==> v19 <==
Design snack, start of the top module:
module snack(
    input ps2_data,
    input ps2_clk,
    input clk,
    input [1:0] speed_mode,
    input rst_n,
    input key,
    output hsync,
    output vsync,
    output beep,
    output [3:0] vga_r,
    output [3:0] vga_g,
    output [3:0] vga_b
    );
    wire key_r,key_l,key_u,key_d;
    PS2 ps2(.clk(clk),.rst(!rst_n),.ps2_clk(ps2_clk),.ps2_data(ps2_data),.up(key_u),.left(key_l),.right(key_r),.down(key_d));
    wire [9:0] col;
    wire [8:0] row;
    wire [9:0] box_x;
    wire [8:0] box_y;
    wire drive;
    wire snake_r;
    wire snake_head;
    snack_control u1_snack_control(
        .clk(clk),
        .rst_n(rst_n),
        .key_r(key_r),
        .key_l(key_l),
        .key_u(key_u),
        .key_d(key_d),
        .box_x(box_x),
        .box_y(box_y),
        .x_pos(col),
        .y_pos(row),
        .speed_mode(speed_mode),
        .drive(drive),
        .snack_r(snake_r),
        .snake_head(snake_head)
                  );
    random_box u1_random_box(
        .clk(clk),
        .rst_n(rst_n),
        .drive(drive), 
        .box_x(box_x), 
        .box_y(box_y)
    );
    wire [11:0] pixel;
    wire rdn;
    reg control_signal;
  ...
Settings: LEC_CHECK=0, ABC_AREA=1, CAP_MARGIN=20, CORE_MARGIN=2, CORE_UTILIZATION=72, CTS_CLUSTER_DIAMETER=232, PLACE_DENSITY=0.64, SETUP_SLACK_MARGIN=2.08, SLEW_MARGIN=20; clock period 16.4 ns.
run.sh (not shown) runs the stock make flow with config.mk's settings and CLKGATE_MAP_FILE=.
==> v16 (differences from v19) <==
==> flow/config.mk (replaced) <==
export PLATFORM = sky130hd
export DESIGN_NAME = snack
export DESIGN_NICKNAME = snack
export VERILOG_FILES = /design/flow/design.v
export SDC_FILE = /design/flow/constraint.sdc
export NUM_CORES = 4
export LEC_CHECK = 0
export CAP_MARGIN = 20
export CORE_MARGIN = 2
export CORE_UTILIZATION = 65
export MAX_ROUTING_LAYER = met4
export MIN_ROUTING_LAYER = met1
export SETUP_SLACK_MARGIN = 5.0
export SLEW_MARGIN = 20
==> flow/constraint.sdc (replaced) <==
create_clock -name core_clock -period 40.0 [get_ports {clk}]
set_input_delay 8.0000 -clock core_clock [delete_from_list [all_inputs] [get_ports {clk}]]
set_output_delay 8.0000 -clock core_clock [all_outputs]
set_load 0.01 [all_outputs]
==> summary.txt <==
impl run done, here's what came out: setup slack, reg-to-reg 12260 ps, xor/xnor share 13.2%, critical path type input pin to asynchronous set/reset pin, FF-to-FF End u1_snack_control.snack_y[0][6], Worst EP required 17050 ps, Mapped Area 57000 µm², Placed Area 57600 µm², Die H 285 µm, Static Leak 29.1 nW, status timing/DRC/antenna clean, routed wire length 168 mm, crit path cell chain buf_8, buf_4, buf_4, buf_4, Chip Area, Yosys 57000 µm²
-- figures above: v19

==> summary.txt <==
impl run done, here's what came out: Worst EP required 32000 ps, FF-to-FF End draw.pixel[6], Mapped Area 55000 µm², routed wire length 167 mm, tool warnings 100, status timing/DRC/antenna clean, setup slack, reg-to-reg 35100 ps, crit path cell chain and2_1, clkdlybuf4s50_1, Placed Area 55400 µm², critical path type flip-flop to output pin, Die H 295 µm
-- figures above: v16


* * *

==> inputs of run R <==
snack again, from the RTL that the note above started with.
==> flow/design.v (excerpt) <==
module snack(
    input ps2_data,
    input ps2_clk,
    input clk,
    input [1:0] speed_mode,
    input rst_n,
    input key,
    output hsync,
    output vsync,
    output beep,
    output [3:0] vga_r,
    output [3:0] vga_g,
    output [3:0] vga_b
    );
==> flow/config.mk <==
export PLATFORM = sky130hd
export DESIGN_NAME = snack
export DESIGN_NICKNAME = snack
export VERILOG_FILES = /design/flow/design.v
export SDC_FILE = /design/flow/constraint.sdc
export NUM_CORES = 4
export LEC_CHECK = 0
export CAP_MARGIN = 20
export CORE_ASPECT_RATIO = 0.75
export CORE_MARGIN = 2
export CORE_UTILIZATION = 57
export CTS_CLUSTER_SIZE = 30
export GPL_TIMING_DRIVEN = 1
export PLACE_DENSITY_LB_ADDON = 0.09
export SETUP_SLACK_MARGIN = 3.62
export SLEW_MARGIN = 20
export TNS_END_PERCENT = 90
==> flow/constraint.sdc <==
create_clock -name core_clock -period 12.4 [get_ports {clk}]
set_input_delay 2.4800 -clock core_clock [delete_from_list [all_inputs] [get_ports {clk}]]
set_output_delay 2.4800 -clock core_clock [all_outputs]
set_load 0.01 [all_outputs]
==> run H: changes against run R <==
Settings changed: CELL_PAD_IN_SITES_DETAIL_PLACEMENT set to 1, CORE_ASPECT_RATIO 0.75 to unset, CORE_UTILIZATION 57 to 53, CTS_CLUSTER_SIZE 30 to 97, GPL_TIMING_DRIVEN 1 to unset, PLACE_DENSITY_LB_ADDON 0.09 to 0.07, SETUP_SLACK_MARGIN 3.62 to unset, TNS_END_PERCENT 90 to unset.
==> flow/constraint.sdc (replaced) <==
create_clock -name core_clock -period 6.76 [get_ports {clk}]
set_input_delay 1.3520 -clock core_clock [delete_from_list [all_inputs] [get_ports {clk}]]
set_output_delay 1.3520 -clock core_clock [all_outputs]
set_load 0.01 [all_outputs]
==> run B: changes against run R <==
Settings changed: ABC_AREA set to 1, CORE_ASPECT_RATIO 0.75 to unset, CORE_UTILIZATION 57 to 68, CTS_CLUSTER_DIAMETER set to 294, CTS_CLUSTER_SIZE 30 to unset, GPL_TIMING_DRIVEN 1 to unset, PLACE_DENSITY_LB_ADDON 0.09 to unset, SETUP_SLACK_MARGIN 3.62 to unset, TNS_END_PERCENT 90 to unset.
==> flow/constraint.sdc (replaced) <==
create_clock -name core_clock -period 20.2 [get_ports {clk}]
set_input_delay 4.0400 -clock core_clock [delete_from_list [all_inputs] [get_ports {clk}]]
set_output_delay 4.0400 -clock core_clock [all_outputs]
set_load 0.01 [all_outputs]
==> run D: changes against run R <==
Settings changed: CORE_ASPECT_RATIO 0.75 to unset, CORE_UTILIZATION 57 to 72, CTS_CLUSTER_SIZE 30 to unset, GPL_TIMING_DRIVEN 1 to unset, PLACE_DENSITY_LB_ADDON 0.09 to unset, SETUP_SLACK_MARGIN 3.62 to 1.49, TNS_END_PERCENT 90 to unset.
==> flow/constraint.sdc (replaced) <==
create_clock -name core_clock -period 5.7 [get_ports {clk}]
set_input_delay 1.1400 -clock core_clock [delete_from_list [all_inputs] [get_ports {clk}]]
set_output_delay 1.1400 -clock core_clock [all_outputs]
set_load 0.01 [all_outputs]
==> results <==
item	run H	run R	run B	run D
Sequential fraction of design power	37.6%	38.0%	36.3%	38.0%
Setup crit end	draw.pixel[6]	draw.pixel[6]	u1_snack_control.snack_x[0][6]	draw.pixel[6]
Combinational-cell power consumption	0.00221 W	0.00116 W	0.000851 W	0.00258 W
Levels on crit path	15	11	5	10
Nonclk inv count	228	228	870	228
Critical Path Sink Type	register	register	async pin	register
Fraction of synthesized cell area in xor and xnor cells	15.96%	15.96%	13.18%	15.96%
Cells on worst reg2reg path	15	11	9	10
Met1 global-route usage	46.45%	51.98%	50.19%	56.02%
Wire length on met2	87350 microns	69120 microns	76160 microns	72940 microns
Comb area share	65.28%	65.81%	63.33%	65.77%
Crit Reg-Reg Startpoint	u1_snack_control.snack_x[8][1]	vga0.col[3]	u1_snack_control.cnt_m[11]	vga0.row[5]
Path type of the worst setup path	register to register	register to register	input pin to async pin	register to register
Wirelength, routed	194100 microns	173800 microns	170900 microns	168800 microns
P_int	0.006912 W	0.003769 W	0.002377 W	0.008196 W
Die X	326.1 microns	362.6 microns	293.4 microns	280.3 microns
Utilization of the core after routing	56.69%	60.87%	72.40%	76.78%
Post-Place Setup Slack	2.376 ns	7.622 ns	12.48 ns	1.243 ns
Core Area	103200 sq um	95400 sq um	83290 sq um	75820 sq um
Met3 layer usage reported by global route	6.254%	7.573%	6.513%	9.168%
Result of the run	complete, no violations	complete, no violations	complete, no violations	complete, no violations
Power and IR drop assume default switching activity.
